==> job 2976: inputs <==
==> flow/design.v <==
`timescale 1ns / 1ps
module HalfAdder(
    input a,  
    input b,  
    output f,  
    output carryOut  
    );
    xor(f, a, b);
    and(carryOut, a, b);
endmodule
`timescale 1ns / 1ps
module FullAdder(
    input a,
    input b,
    input carryIn,
    output sum,
    output carryOut
    );
    wire ha1Sum, ha1CarryOut, ha2CarryOut;
    HalfAdder halfAdder1(a, b, ha1Sum, ha1CarryOut);
    HalfAdder halfAdder2(ha1Sum, carryIn, sum, ha2CarryOut);
    or(carryOut, ha1CarryOut, ha2CarryOut);
endmodule
`timescale 1ns / 1ps
module MultiAnd16(
    input [15:0] a,
    input b,
    output [15:0] c
    );
    and(c[0], a[0], b);
    and(c[1], a[1], b);
    and(c[2], a[2], b);
    and(c[3], a[3], b);
    and(c[4], a[4], b);
    and(c[5], a[5], b);
    and(c[6], a[6], b);
    and(c[7], a[7], b);
    and(c[8], a[8], b);
    and(c[9], a[9], b);
    and(c[10], a[10], b);
    and(c[11], a[11], b);
    and(c[12], a[12], b);
    and(c[13], a[13], b);
    and(c[14], a[14], b);
    and(c[15], a[15], b);
endmodule
`timescale 1ns / 1ps
module MultiAdd15(
    input [14:0] a,
    input [14:0] b,
    input [14:0] carryIn,
    output [14:0] sum,
    output [14:0] carryOut
    );
    FullAdder fa0(a[0], b[0], carryIn[0], sum[0], carryOut[0]);  
    FullAdder fa1(a[1], b[1], carryIn[1], sum[1], carryOut[1]);
    FullAdder fa2(a[2], b[2], carryIn[2], sum[2], carryOut[2]);
    FullAdder fa3(a[3], b[3], carryIn[3], sum[3], carryOut[3]);
    FullAdder fa4(a[4], b[4], carryIn[4], sum[4], carryOut[4]);
    FullAdder fa5(a[5], b[5], carryIn[5], sum[5], carryOut[5]);
    FullAdder fa6(a[6], b[6], carryIn[6], sum[6], carryOut[6]);
    FullAdder fa7(a[7], b[7], carryIn[7], sum[7], carryOut[7]);
    FullAdder fa8(a[8], b[8], carryIn[8], sum[8], carryOut[8]);
    FullAdder fa9(a[9], b[9], carryIn[9], sum[9], carryOut[9]);
    FullAdder fa10(a[10], b[10], carryIn[10], sum[10], carryOut[10]);
    FullAdder fa11(a[11], b[11], carryIn[11], sum[11], carryOut[11]);
    FullAdder fa12(a[12], b[12], carryIn[12], sum[12], carryOut[12]);
    FullAdder fa13(a[13], b[13], carryIn[13], sum[13], carryOut[13]);
    FullAdder fa14(a[14], b[14], carryIn[14], sum[14], carryOut[14]);
endmodule
`timescale 1ns / 1ps
module ArrayMultiplier(
    input [15:0] a,
    input [15:0] b,
    output [31:0] f
    );
    wire [15:0] tmpAnd [0:15];
    wire [14:0] tmpSum [0:14];
    wire [14:0] tmpCarry [0:15];
    MultiAnd16 and0(a, b[0], tmpAnd[0]);
    MultiAnd16 and1(a, b[1], tmpAnd[1]);
    MultiAnd16 and2(a, b[2], tmpAnd[2]);
    MultiAnd16 and3(a, b[3], tmpAnd[3]);
    MultiAnd16 and4(a, b[4], tmpAnd[4]);
    MultiAnd16 and5(a, b[5], tmpAnd[5]);
    MultiAnd16 and6(a, b[6], tmpAnd[6]);
    MultiAnd16 and7(a, b[7], tmpAnd[7]);
    MultiAnd16 and8(a, b[8], tmpAnd[8]);
    MultiAnd16 and9(a, b[9], tmpAnd[9]);
    MultiAnd16 and10(a, b[10], tmpAnd[10]);
    MultiAnd16 and11(a, b[11], tmpAnd[11]);
    MultiAnd16 and12(a, b[12], tmpAnd[12]);
    MultiAnd16 and13(a, b[13], tmpAnd[13]);
    MultiAnd16 and14(a, b[14], tmpAnd[14]);
    MultiAnd16 and15(a, b[15], tmpAnd[15]);
    MultiAdd15 add0(tmpAnd[0][15:1], tmpAnd[1][14:0], 15'd0, tmpSum[0], tmpCarry[0]);
    MultiAdd15 add1({tmpAnd[1][15], tmpSum[0][14:1]}, tmpAnd[2][14:0], tmpCarry[0], tmpSum[1], tmpCarry[1]);
    MultiAdd15 add2({tmpAnd[2][15], tmpSum[1][14:1]}, tmpAnd[3][14:0], tmpCarry[1], tmpSum[2], tmpCarry[2]);
    MultiAdd15 add3({tmpAnd[3][15], tmpSum[2][14:1]}, tmpAnd[4][14:0], tmpCarry[2], tmpSum[3], tmpCarry[3]);
    MultiAdd15 add4({tmpAnd[4][15], tmpSum[3][14:1]}, tmpAnd[5][14:0], tmpCarry[3], tmpSum[4], tmpCarry[4]);
    MultiAdd15 add5({tmpAnd[5][15], tmpSum[4][14:1]}, tmpAnd[6][14:0], tmpCarry[4], tmpSum[5], tmpCarry[5]);
    MultiAdd15 add6({tmpAnd[6][15], tmpSum[5][14:1]}, tmpAnd[7][14:0], tmpCarry[5], tmpSum[6], tmpCarry[6]);
    MultiAdd15 add7({tmpAnd[7][15], tmpSum[6][14:1]}, tmpAnd[8][14:0], tmpCarry[6], tmpSum[7], tmpCarry[7]);
    MultiAdd15 add8({tmpAnd[8][15], tmpSum[7][14:1]}, tmpAnd[9][14:0], tmpCarry[7], tmpSum[8], tmpCarry[8]);
    MultiAdd15 add9({tmpAnd[9][15], tmpSum[8][14:1]}, tmpAnd[10][14:0], tmpCarry[8], tmpSum[9], tmpCarry[9]);
    MultiAdd15 add10({tmpAnd[10][15], tmpSum[9][14:1]}, tmpAnd[11][14:0], tmpCarry[9], tmpSum[10], tmpCarry[10]);
    MultiAdd15 add11({tmpAnd[11][15], tmpSum[10][14:1]}, tmpAnd[12][14:0], tmpCarry[10], tmpSum[11], tmpCarry[11]);
    MultiAdd15 add12({tmpAnd[12][15], tmpSum[11][14:1]}, tmpAnd[13][14:0], tmpCarry[11], tmpSum[12], tmpCarry[12]);
    MultiAdd15 add13({tmpAnd[13][15], tmpSum[12][14:1]}, tmpAnd[14][14:0], tmpCarry[12], tmpSum[13], tmpCarry[13]);
    MultiAdd15 add14({tmpAnd[14][15], tmpSum[13][14:1]}, tmpAnd[15][14:0], tmpCarry[13], tmpSum[14], tmpCarry[14]);
    FullAdder add15(tmpSum[14][1], tmpCarry[14][0], 1'b0, f[16], tmpCarry[15][0]);
    FullAdder add16(tmpSum[14][2], tmpCarry[14][1], tmpCarry[15][0], f[17], tmpCarry[15][1]);
    FullAdder add17(tmpSum[14][3], tmpCarry[14][2], tmpCarry[15][1], f[18], tmpCarry[15][2]);
    FullAdder add18(tmpSum[14][4], tmpCarry[14][3], tmpCarry[15][2], f[19], tmpCarry[15][3]);
    FullAdder add19(tmpSum[14][5], tmpCarry[14][4], tmpCarry[15][3], f[20], tmpCarry[15][4]);
    FullAdder add20(tmpSum[14][6], tmpCarry[14][5], tmpCarry[15][4], f[21], tmpCarry[15][5]);
    FullAdder add21(tmpSum[14][7], tmpCarry[14][6], tmpCarry[15][5], f[22], tmpCarry[15][6]);
    FullAdder add22(tmpSum[14][8], tmpCarry[14][7], tmpCarry[15][6], f[23], tmpCarry[15][7]);
    FullAdder add23(tmpSum[14][9], tmpCarry[14][8], tmpCarry[15][7], f[24], tmpCarry[15][8]);
    FullAdder add24(tmpSum[14][10], tmpCarry[14][9], tmpCarry[15][8], f[25], tmpCarry[15][9]);
    FullAdder add25(tmpSum[14][11], tmpCarry[14][10], tmpCarry[15][9], f[26], tmpCarry[15][10]);
    FullAdder add26(tmpSum[14][12], tmpCarry[14][11], tmpCarry[15][10], f[27], tmpCarry[15][11]);
    FullAdder add27(tmpSum[14][13], tmpCarry[14][12], tmpCarry[15][11], f[28], tmpCarry[15][12]);
    FullAdder add28(tmpSum[14][14], tmpCarry[14][13], tmpCarry[15][12], f[29], tmpCarry[15][13]);
    FullAdder add29(tmpAnd[15][15], tmpCarry[14][14], tmpCarry[15][13], f[30], f[31]);
    assign f[0] = tmpAnd[0][0];
    assign f[1] = tmpSum[0][0];
    assign f[2] = tmpSum[1][0];
    assign f[3] = tmpSum[2][0];
    assign f[4] = tmpSum[3][0];
    assign f[5] = tmpSum[4][0];
    assign f[6] = tmpSum[5][0];
    assign f[7] = tmpSum[6][0];
    assign f[8] = tmpSum[7][0];
    assign f[9] = tmpSum[8][0];
    assign f[10] = tmpSum[9][0];
    assign f[11] = tmpSum[10][0];
    assign f[12] = tmpSum[11][0];
    assign f[13] = tmpSum[12][0];
    assign f[14] = tmpSum[13][0];
    assign f[15] = tmpSum[14][0];
endmodule
`timescale 1ns / 1ps
module RippleAdder8(
    input [7:0] a,
    input [7:0] b,
    input carryIn,
    output [7:0] sum,
    output carryOut
    );
    wire tmpCarry [0:6];
    FullAdder fa0(a[0], b[0], carryIn, sum[0], tmpCarry[0]);  
    FullAdder fa1(a[1], b[1], tmpCarry[0], sum[1], tmpCarry[1]);
    FullAdder fa2(a[2], b[2], tmpCarry[1], sum[2], tmpCarry[2]);
    FullAdder fa3(a[3], b[3], tmpCarry[2], sum[3], tmpCarry[3]);
    FullAdder fa4(a[4], b[4], tmpCarry[3], sum[4], tmpCarry[4]);
    FullAdder fa5(a[5], b[5], tmpCarry[4], sum[5], tmpCarry[5]);
    FullAdder fa6(a[6], b[6], tmpCarry[5], sum[6], tmpCarry[6]);
    FullAdder fa7(a[7], b[7], tmpCarry[6], sum[7], carryOut);  
endmodule
`timescale 1ns / 1ps
module Adder32(
    input [31:0] a,
    input [31:0] b,
    output [31:0] sum,
    output carryOut
    );
    wire tmpCarry [0:2];
    RippleAdder8 add0(a[7:0], b[7:0], 1'b0, sum[7:0], tmpCarry[0]);
    RippleAdder8 add1(a[15:8], b[15:8], tmpCarry[0], sum[15:8], tmpCarry[1]);
    RippleAdder8 add2(a[23:16], b[23:16], tmpCarry[1], sum[23:16], tmpCarry[2]);
    RippleAdder8 add3(a[31:24], b[31:24], tmpCarry[2], sum[31:24], carryOut);
endmodule
`timescale 1ns / 1ps
module MACRegister(
    input clk,
    input rst,
    input [1:0] opcode,
    input [15:0] a,
    input [15:0] b,
    output [31:0] dataOut
    );
    reg [31:0] register;
    assign dataOut = register;
    wire [31:0] product;
    wire [31:0] sum;
    ArrayMultiplier multiplier(a, b, product);
    Adder32 adder(register, product, sum);
    always @ (posedge clk) begin
        if (rst)
            register <= 32'd0;
        else case (opcode)
            2'd1:  
                register <= {a, b};
            2'd2:  
                register <= sum;
        endcase
    end
endmodule
==> flow/run.sh <==
#!/bin/bash
# the make line also repeats each setting of config.mk as NAME=value (left out here)
make -C /OpenROAD-flow-scripts/flow DESIGN_CONFIG=/design/flow/config.mk WORK_HOME=/design/flow/orfs CLKGATE_MAP_FILE= finish
==> flow/config.mk <==
export PLATFORM = sky130hd
export DESIGN_NAME = MACRegister
export DESIGN_NICKNAME = MACRegister
export VERILOG_FILES = /design/flow/design.v
export SDC_FILE = /design/flow/constraint.sdc
export NUM_CORES = 4
export LEC_CHECK = 0
export ABC_AREA = 1
export CAP_MARGIN = 15
export CORE_MARGIN = 2
export CORE_UTILIZATION = 72
export CTS_CLUSTER_DIAMETER = 229
export CTS_CLUSTER_SIZE = 98
export PLACE_DENSITY = 0.37
export SETUP_SLACK_MARGIN = -1.07
export SLEW_MARGIN = 20
==> flow/constraint.sdc <==
create_clock -name core_clock -period 11.0 [get_ports {clk}]
set_input_delay 2.2000 -clock core_clock [delete_from_list [all_inputs] [get_ports {clk}]]
set_output_delay 2.2000 -clock core_clock [all_outputs]
set_load 0.01 [all_outputs]
==> inputs of job 6835, as changes to job 2976 <==
Settings changed: ABC_AREA 1 to not set, CAP_MARGIN 15 to 20, CORE_UTILIZATION 72 to 71, CTS_CLUSTER_DIAMETER 229 to not set, CTS_CLUSTER_SIZE 98 to not set, PLACE_DENSITY 0.37 to not set, SETUP_SLACK_MARGIN -1.07 to 1.0.
==> flow/constraint.sdc (replaced) <==
create_clock -name core_clock -period 17.7 [get_ports {clk}]
set_input_delay 3.5400 -clock core_clock [delete_from_list [all_inputs] [get_ports {clk}]]
set_output_delay 3.5400 -clock core_clock [all_outputs]
set_load 0.01 [all_outputs]
==> qor summary <==
                                                                     job 6835              job 2976
Outcome                                               complete, no violations       failed layout checks
Violated checks                                                             -  negative setup slack
Most common cell in the synthesized netlist                              fa_1                 inv_1
Arrival @ worst endpoint                                             17.33 ns              15.65 ns
Post-route cell area                                              10300 sq um           10800 sq um
Wire length on met2                                                   10.3 mm               10.0 mm
X dimension of the die                                            118 microns           119 microns
Aggregate global-route resource usage                                   28.1%                 29.3%
Worst setup slack for register-to-register paths                      4.94 ns              -1.36 ns
Ao+oa area frac                                                         4.45%                 5.00%
Worst setup path startpoint                                             a[14]                  b[0]
Aggregate routed wire length                                          17.4 mm               18.5 mm
Cell area after synthesis                                          9190 sq um            9590 sq um
Setup Fix Bufs, Post-CTS                                                    8                     4
Pin slew with the least headroom to its limit                        0.641 ns              0.983 ns
Routed length on met1                                                 6.28 mm               7.09 mm
Summed negative setup slack over all endpoints                           0 ns             -35.72 ns
Number of endpoints failing setup at the final stage                        0                    14
Worst slack at placement                                            -0.213 ns              -5.55 ns
Number of well taps                                                       172                   176
Critical path peak fanout                                                   4                     5
Skew final                                                         0.00639 ns            0.00537 ns
Sequential element share of the synthesized area                        6.97%                 6.68%
Share of cell area taken by muxes after synthesis                      0.232%                    0%
